==> 11-16 <==
==> flow/design.v <==
module CONV(
	input			clk,               
	input			reset,             
	output reg		busy,	            
	input			ready,	            
	output reg[11:0]	iaddr,            
	input signed[19:0]	idata,            
	output reg 	     cwr,              
	output reg[11:0] 	caddr_wr,         
	output reg[19:0] 	cdata_wr,         
	output reg	 crd,               
	output reg[11:0]	caddr_rd,         
	input	[19:0]		cdata_rd,         
	output reg[2:0] 	csel              
);
parameter signed bias = 40'h0013100000;    
parameter signed K0_0 = 20'h0A89E;         
parameter signed K0_1 = 20'h092D5;         
parameter signed K0_2 = 20'h06D43;         
parameter signed K0_3 = 20'h01004;         
parameter signed K0_4 = 20'hF8F71;         
parameter signed K0_5 = 20'hF6E54;         
parameter signed K0_6 = 20'hFA6D7;         
parameter signed K0_7 = 20'hFC834;         
parameter signed K0_8 = 20'hFAC19;         
parameter IDLE       = 3'd0;    
parameter READ_CONV  = 3'd1;    
parameter WRITE_L0   = 3'd2;    
parameter DELAY1     = 3'd3;    
parameter READ_L0    = 3'd4;    
parameter WRITE_L1   = 3'd5;    
parameter DELAY2     = 3'd6;    
parameter FINISH     = 3'd7;    
reg [5:0] x, y, L1_x, L1_y;             
reg [3:0] counter_kdata, counter_kaddr;   
reg [2:0] counter_layer1;	            
reg [2:0] current_state, next_state;    
reg signed [19:0] Kernel;               
reg signed [39:0] conv_sum;             
reg signed [19:0] idata_tmp;            
wire signed [39:0] data_conv;
wire signed [19:0] conv_result;
assign data_conv = Kernel * idata_tmp;              
assign conv_result[19:0] = conv_sum[35:16] + conv_sum[15];   
always@(*) begin
	case(counter_kdata)
		4'd1: Kernel = K0_0;
		4'd2: Kernel = K0_1;
		4'd3: Kernel = K0_2;
		4'd4: Kernel = K0_3;
		4'd5: Kernel = K0_4;
		4'd6: Kernel = K0_5;
		4'd7: Kernel = K0_6;
		4'd8: Kernel = K0_7;
		4'd9: Kernel = K0_8;
		default: Kernel = 0;
	endcase
end
always@(posedge clk or posedge reset) begin
	if(reset) 
		current_state <= IDLE;
	else 
		current_state <= next_state;
end
always @(*) begin
	case (current_state)
		IDLE:       next_state = (ready) ? READ_CONV : IDLE;
		READ_CONV:  next_state = (counter_kdata == 4'd10) ? WRITE_L0 : READ_CONV;  
		WRITE_L0:   next_state = DELAY1;
		DELAY1:     next_state = (x == 6'd0 && y == 6'd0) ? READ_L0 : READ_CONV;
		READ_L0:    next_state = (counter_layer1 == 3'd4) ? WRITE_L1 : READ_L0;
		WRITE_L1:   next_state = DELAY2;
		DELAY2:     next_state = (L1_x == 6'd0 && L1_y == 6'd0) ? FINISH : READ_L0;
		FINISH:     next_state = FINISH;
		default:    next_state = IDLE;
	endcase
end
always@(posedge clk or posedge reset) begin
	if(reset) begin 
		iaddr <= 12'd0;
	end else if(current_state == READ_CONV) begin 
		case(counter_kaddr)
			4'd0: iaddr <= (y-1)*64 + x-1;
			4'd1: iaddr <= (y-1)*64 + x;
			4'd2: iaddr <= (y-1)*64 + x+1;
			4'd3: iaddr <= y*64 + x-1;
			4'd4: iaddr <= y*64 + x;		 
			4'd5: iaddr <= y*64 + x+1;		
			4'd6: iaddr <= (y+1)*64 + x-1;
			4'd7: iaddr <= (y+1)*64 + x;
			4'd8: iaddr <= (y+1)*64 + x+1;
			default: iaddr <= iaddr;
		endcase
	end
end
always@(posedge clk or posedge reset) begin
	if(reset) 
		counter_kaddr <= 4'd0;
	else if(current_state == READ_CONV) 
		counter_kaddr <= counter_kaddr + 4'd1;
	else 
		counter_kaddr <= counter_kaddr;
end
always@(posedge clk or posedge reset) begin
	if(reset) 
		idata_tmp <= 0;
	else if(current_state == READ_CONV) begin
		case(counter_kdata)
			4'd0: idata_tmp <= (x == 0 || y == 0) ? 20'd0 : idata;
			4'd1: idata_tmp <= (y == 0) ? 20'd0 : idata;
			4'd2: idata_tmp <= (x == 63 || y == 0) ? 20'd0 : idata;
			4'd3: idata_tmp <= (x == 0) ? 20'd0 : idata;
			4'd4: idata_tmp <= idata;
			4'd5: idata_tmp <= (x == 63) ? 20'd0 : idata;
			4'd6: idata_tmp <= (x == 0 || y == 63) ? 20'd0 : idata;
			4'd7: idata_tmp <= (y == 63) ? 20'd0 : idata;
			4'd8: idata_tmp <= (x == 63 || y == 63) ? 20'd0 : idata;
			default: idata_tmp <= idata_tmp;
		endcase
	end 
end
always@(posedge clk or posedge reset) begin
	if(reset) 
		conv_sum <= 40'd0;
	else if(current_state == READ_CONV) begin
		if(counter_kdata == 0) 
			conv_sum <= 40'd0;
		else if(counter_kdata == 10)     
			conv_sum <= conv_sum + bias;
		else  
			conv_sum <= conv_sum + data_conv;  
	end
end
always@(posedge clk or posedge reset) begin
	if(reset) 
		busy <= 0;
	else if(ready) 
		busy <= 1; 
	else if(current_state == FINISH) 
		busy <= 0;
end
always@(posedge clk or posedge reset) begin
	if(reset) 
		cwr <= 1'd0;
	else if(current_state == WRITE_L0 || current_state == WRITE_L1)
		cwr <= 1'd1;
	else 
		cwr <= 1'd0;
end
always@(posedge clk or posedge reset) begin
	if(reset) 
		crd <= 1'd0;
	else if(current_state == READ_L0) 
		crd <= 1'd1;
	else 
		crd <= 1'd0;
end
always@(posedge clk or posedge reset) begin
	if(reset) 
		csel <= 3'b000;
	else if(current_state == WRITE_L0) 
		csel <= 3'b001;
	else if(current_state == WRITE_L1) 
		csel <= 3'b011;
	else if(current_state == READ_L0) 
		csel <= 3'b001;
	else 
		csel <= csel;
end
always@(posedge clk or posedge reset) begin
	if(reset) 
		caddr_rd <= 12'd0;
	else if(current_state == READ_L0) begin
		case(counter_layer1)
			3'd0: caddr_rd <= L1_y*64 + L1_x;
			3'd1: caddr_rd <= L1_y*64 + L1_x+1;
			3'd2: caddr_rd <= (L1_y+1)*64 + L1_x;
			3'd3: caddr_rd <= (L1_y+1)*64 + L1_x+1;
		endcase 
	end
end
always@(posedge clk or posedge reset) begin
	if(reset) 
		caddr_wr <= 0;
	else if(current_state == WRITE_L0)  
		caddr_wr <= y * 64 + x; 
	else if(current_state == WRITE_L1)  
		caddr_wr <= (L1_y/2) * 32 + (L1_x/2);  
end
reg signed [19:0] current_max;
always@(posedge clk or posedge reset) begin
	if(reset) begin
		cdata_wr <= 20'd0;
		current_max <= 20'd0; 
	end else begin
		case(current_state)
			WRITE_L0:  
				cdata_wr <= (conv_sum[39]) ? 20'd0 : conv_result;
			READ_L0: begin				
				if(counter_layer1 == 3'd1) begin	 
					current_max <= cdata_rd; 		 
				end else begin
					current_max <= (cdata_rd > current_max) ? cdata_rd : current_max;
				end
			end
			WRITE_L1: begin
				cdata_wr <= current_max;
				current_max <= 20'h00000;  
			end
			default: begin
			end
		endcase
	end
end
always@(posedge clk or posedge reset) begin
	if(reset) begin
		x <= 6'd0; 
		y <= 6'd0;
	end else if(current_state == WRITE_L0) begin
		if(x == 6'd63) begin  
			x <= 6'd0;
			y <= y + 6'd1;
		end else begin
			x <= x + 6'd1;
		end
	end
end
always@(posedge clk or posedge reset) begin
	if(reset) begin
		L1_x <= 6'd0; 
		L1_y <= 6'd0;
	end else if(current_state == WRITE_L1) begin
		if(L1_x == 6'd62) begin
			L1_x <= 0;
			L1_y <= L1_y + 2;
		end else begin
			L1_x <= L1_x + 2;
		end
	end
end
always@(posedge clk or posedge reset) begin
	if(reset) 
		counter_kdata <= 4'd0;
	else 
		counter_kdata <= counter_kaddr;
end
always@(posedge clk or posedge reset) begin
	if(reset) 
		counter_layer1 <= 0;
	else if(current_state == READ_L0) 
		counter_layer1 <= counter_layer1 + 3'd1;
	else 
		counter_layer1 <= 0;
end
endmodule
==> flow/run.sh <==
#!/bin/bash
# the make line also repeats each setting of config.mk as NAME=value (left out here)
make -C /OpenROAD-flow-scripts/flow DESIGN_CONFIG=/design/flow/config.mk WORK_HOME=/design/flow/orfs CLKGATE_MAP_FILE= finish
==> flow/config.mk <==
export PLATFORM = sky130hd
export DESIGN_NAME = CONV
export DESIGN_NICKNAME = CONV
export VERILOG_FILES = /design/flow/design.v
export SDC_FILE = /design/flow/constraint.sdc
export NUM_CORES = 4
export LEC_CHECK = 0
export CAP_MARGIN = 20
export CORE_ASPECT_RATIO = 0.9
export CORE_MARGIN = 8
export CORE_UTILIZATION = 58
export CTS_CLUSTER_DIAMETER = 306
export CTS_CLUSTER_SIZE = 98
export GPL_ROUTABILITY_DRIVEN = 0
export MAX_ROUTING_LAYER = met4
export PLACE_DENSITY = 0.82
export SETUP_SLACK_MARGIN = 0.98
export SLEW_MARGIN = 20
export TNS_END_PERCENT = 5
==> flow/constraint.sdc <==
create_clock -name core_clock -period 8.63 [get_ports {clk}]
set_input_delay 1.7260 -clock core_clock [delete_from_list [all_inputs] [get_ports {clk}]]
set_output_delay 1.7260 -clock core_clock [all_outputs]
set_load 0.01 [all_outputs]
==> inputs of 11-03, as changes to 11-16 <==
- CORE_ASPECT_RATIO: 0.9 -> not set
- CORE_MARGIN: 8 -> 2
- CORE_UTILIZATION: 58 -> 68
- CTS_CLUSTER_DIAMETER: 306 -> not set
- CTS_CLUSTER_SIZE: 98 -> not set
- GPL_ROUTABILITY_DRIVEN: 0 -> not set
- HOLD_SLACK_MARGIN: not set -> -0.08
- MAX_ROUTING_LAYER: met4 -> not set
- PLACE_DENSITY: 0.82 -> not set
- SETUP_SLACK_MARGIN: 0.98 -> not set
- TNS_END_PERCENT: 5 -> not set
==> flow/constraint.sdc (replaced) <==
create_clock -name core_clock -period 6.62 [get_ports {clk}]
set_input_delay 1.3240 -clock core_clock [delete_from_list [all_inputs] [get_ports {clk}]]
set_output_delay 1.3240 -clock core_clock [all_outputs]
set_load 0.01 [all_outputs]
==> inputs of 08-23, as changes to 11-16 <==
- CORE_ASPECT_RATIO: 0.9 -> not set
- CORE_MARGIN: 8 -> 2
- CORE_UTILIZATION: 58 -> 40
- CTS_CLUSTER_DIAMETER: 306 -> not set
- CTS_CLUSTER_SIZE: 98 -> not set
- GPL_ROUTABILITY_DRIVEN: 0 -> not set
- MAX_ROUTING_LAYER: met4 -> not set
- PLACE_DENSITY: 0.82 -> not set
- SETUP_SLACK_MARGIN: 0.98 -> not set
- TNS_END_PERCENT: 5 -> not set
==> flow/constraint.sdc (replaced) <==
create_clock -name core_clock -period 8.0 [get_ports {clk}]
set_input_delay 1.6000 -clock core_clock [delete_from_list [all_inputs] [get_ports {clk}]]
set_output_delay 1.6000 -clock core_clock [all_outputs]
set_load 0.01 [all_outputs]
==> comparison table <==
	11-03	08-23	11-16
Outcome	complete, but fails checks	complete, no violations	complete, no violations
Layout check failures	setup timing	-	-
Post-Place Setup Slack	-1180 ps	60.0 ps	312 ps
Power of the sequential group	1.53 mW	1.28 mW	1.20 mW
Share of power burned in the clock network	16.0%	19.1%	18.3%
Cell depth of the worst setup path	29	30	29
FMAX	129 MHz	129 MHz	127 MHz
Share of the clock period used by the worst path	117%	96.6%	91.1%
Global placement routability congestion	0.902	0.881	-
Register share of the cell area	14.5%	15.6%	15.9%
Tool warnings	49	46	49
Pre-antenna DRT Iters	7	5	8
Placed cells	3593	3765	3458
Met2 wirelength from detailed routing	38800 um	35600 um	34200 um
Number of cells on the worst reg-to-reg path	29	30	29
Routed wire length	77800 um	68600 um	69000 um
Final design area excluding fillers	31400 um2	29200 um2	28800 um2
Fraction of standard cell area in multi-input logic	61.5%	63.2%	65.0%
Flip-flop and latch area	4560 um2	4560 um2	4560 um2
Switching power share of the total	44.4%	45.3%	45.0%
Initial antenna violation count	2	3	0
Minimum clock period after layout	7740 ps	7730 ps	7860 ps
Placed inst area	29300 um2	28300 um2	27500 um2

---

==> inputs of v17 <==
RTL: the design.v shown in full above, as it stands there.
==> flow/config.mk <==
export PLATFORM = sky130hd
export DESIGN_NAME = CONV
export DESIGN_NICKNAME = CONV
export VERILOG_FILES = /design/flow/design.v
export SDC_FILE = /design/flow/constraint.sdc
export NUM_CORES = 4
export LEC_CHECK = 0
export CAP_MARGIN = 20
export CORE_ASPECT_RATIO = 0.9
export CORE_MARGIN = 8
export CORE_UTILIZATION = 58
export CTS_CLUSTER_DIAMETER = 306
export CTS_CLUSTER_SIZE = 98
export GPL_ROUTABILITY_DRIVEN = 0
export MAX_ROUTING_LAYER = met4
export PLACE_DENSITY = 0.51
export SETUP_SLACK_MARGIN = 0.3
export SLEW_MARGIN = 20
export TNS_END_PERCENT = 5
==> flow/constraint.sdc <==
create_clock -name core_clock -period 8.63 [get_ports {clk}]
set_input_delay 1.7260 -clock core_clock [delete_from_list [all_inputs] [get_ports {clk}]]
set_output_delay 1.7260 -clock core_clock [all_outputs]
set_load 0.01 [all_outputs]
run.sh (not shown) runs the stock make flow with config.mk's settings and CLKGATE_MAP_FILE=.
==> v3: changes against v17 <==
--- a/flow/config.mk
+++ b/flow/config.mk
@@ -6,14 +6,14 @@
 export NUM_CORES = 4
 export LEC_CHECK = 0
 export CAP_MARGIN = 20
-export CORE_ASPECT_RATIO = 0.9
+export CORE_ASPECT_RATIO = 0.5
 export CORE_MARGIN = 8
-export CORE_UTILIZATION = 58
+export CORE_UTILIZATION = 72
 export CTS_CLUSTER_DIAMETER = 306
 export CTS_CLUSTER_SIZE = 98
 export GPL_ROUTABILITY_DRIVEN = 0
 export MAX_ROUTING_LAYER = met4
-export PLACE_DENSITY = 0.51
+export PLACE_DENSITY = 0.4
 export SETUP_SLACK_MARGIN = 0.3
 export SLEW_MARGIN = 20
 export TNS_END_PERCENT = 5
==> Table 3: Implementation characteristics <==
Characteristics after synthesis and place and route

Parameter                              Value

Run status
  Result of the run .................. complete, no violations

Cells and area
  Final-layout non-clock buffer area share .................. under 10%

Setup path
  Crit path largest cell delay .................. approximately 530 ps
  Worst Path Arrival .................. 8420 ps

Power and ir drop
  Switching share of power .................. around 45%
  Internal cell power .................. between 2 and 2.5 mW

Clock network
  CTS clk-pin slew, worst paths .................. about 90 ps

STA
  Relative slew slack .................. between 15 and 20%

Floorplanning
  Pre-placement core utilization .................. about three fifths
Source of the figures above: v17

==> Table 3: Implementation characteristics <==
Characteristics after synthesis and place and route

Parameter                              Value

Setup path
  Crit path largest cell delay .................. between 500 and 600 ps
  Worst Path Arrival .................. approximately 8500 ps

Run status
  Result of the run .................. complete, no violations

Floorplanning
  Pre-placement core utilization .................. approximately 73%

Cells and area
  Final-layout non-clock buffer area share .................. 5.32%

Power and ir drop
  Internal cell power .................. between 2 and 2.5 mW
  Switching share of power .................. between 40% and 50%
Source of the figures above: v3


---

==> inputs of amber <==
RTL: the design.v shown in full above, as it stands there.
Settings: LEC_CHECK=0, CAP_MARGIN=20, CORE_ASPECT_RATIO=0.5, CORE_MARGIN=8, CORE_UTILIZATION=22, CTS_CLUSTER_DIAMETER=369, CTS_CLUSTER_SIZE=98, GPL_ROUTABILITY_DRIVEN=0, MAX_ROUTING_LAYER=met4, PLACE_DENSITY=0.51, SETUP_SLACK_MARGIN=0.3, SLEW_MARGIN=20, TNS_END_PERCENT=5; clock period 8.63 ns.
==> lagoon: changes against amber <==
Settings changed: CORE_ASPECT_RATIO 0.5 to default, CORE_MARGIN 8 to 2, CORE_UTILIZATION 22 to 52, CTS_CLUSTER_DIAMETER 369 to default, CTS_CLUSTER_SIZE 98 to default, GPL_ROUTABILITY_DRIVEN 0 to default, MAX_ROUTING_LAYER met4 to default, PLACE_DENSITY 0.51 to default, SETUP_SLACK_MARGIN 0.3 to default, TNS_END_PERCENT 5 to default.
==> flow/constraint.sdc (replaced) <==
create_clock -name core_clock -period 6.44 [get_ports {clk}]
set_input_delay 1.2880 -clock core_clock [delete_from_list [all_inputs] [get_ports {clk}]]
set_output_delay 1.2880 -clock core_clock [all_outputs]
set_load 0.01 [all_outputs]
==> onyx: changes against amber <==
Settings changed: CORE_ASPECT_RATIO 0.5 to default, CORE_MARGIN 8 to 2, CORE_UTILIZATION 22 to 46, CTS_CLUSTER_DIAMETER 369 to 308, GPL_ROUTABILITY_DRIVEN 0 to default, MAX_ROUTING_LAYER met4 to default, PLACE_DENSITY 0.51 to default, SETUP_SLACK_MARGIN 0.3 to default, TNS_END_PERCENT 5 to default.
==> flow/constraint.sdc (replaced) <==
create_clock -name core_clock -period 8.0 [get_ports {clk}]
set_input_delay 1.6000 -clock core_clock [delete_from_list [all_inputs] [get_ports {clk}]]
set_output_delay 1.6000 -clock core_clock [all_outputs]
set_load 0.01 [all_outputs]
==> Slide: Implementation Results <==
Synthesis and Place & Route Summary

Power
  • Sw frac: 0.445
  • Clock power frac: 0.184

Finish
  • Final core occ: 0.534
  • Share of cell area taken by multi-input logic gates: 0.630

Status
  • Status: finished clean

Global route
  • Global-route track usage on met2: 0.441

Route
  • Highest metal used: met4
  • Total wirelength of the detailed-routed design: 69.9 mm

Worst setup path
  • Terminus of the critical flop-to-flop path: conv_sum[34]

Place
  • Worst setup slack before clock tree synthesis: -123 ps

Clock network
  • Source-to-sink clock delay at the later pin of the worst-skew pair: about 480 ps
(the above is from onyx)
==> Slide: Implementation Results <==
Synthesis and Place & Route Summary

Route
  • Highest metal used: met5
  • Total wirelength of the detailed-routed design: around 70 mm

Power
  • Clock power frac: 0.170
  • Sw frac: 0.436

Status
  • Layout check failures: negative setup slack
  • Status: complete, but fails checks

Clock network
  • Source-to-sink clock delay at the later pin of the worst-skew pair: just under 500 ps

STA
  • Minimum setup slack in the final design: -1180 ps
  • Final tally of setup violations: 29

Place
  • Worst setup slack before clock tree synthesis: -1410 ps

Worst setup path
  • Terminus of the critical flop-to-flop path: conv_sum[37]

Finish
  • Final core occ: 0.645
(the above is from lagoon)
==> Slide: Implementation Results <==
Synthesis and Place & Route Summary

Status
  • Status: finished clean

Global route
  • Global-route track usage on met2: 0.193

Worst setup path
  • Terminus of the critical flop-to-flop path: conv_sum[32]

Power
  • Sw frac: 0.453
  • Clock power frac: 0.202

Finish
  • Final core occ: 0.252
  • Share of cell area taken by multi-input logic gates: 0.621

Place
  • Worst setup slack before clock tree synthesis: about 180 ps

Route
  • Total wirelength of the detailed-routed design: a little under 70 mm

Clock network
  • Source-to-sink clock delay at the later pin of the worst-skew pair: approximately 500 ps
(the above is from amber)
Power is estimated from default activity; no workload was simulated.
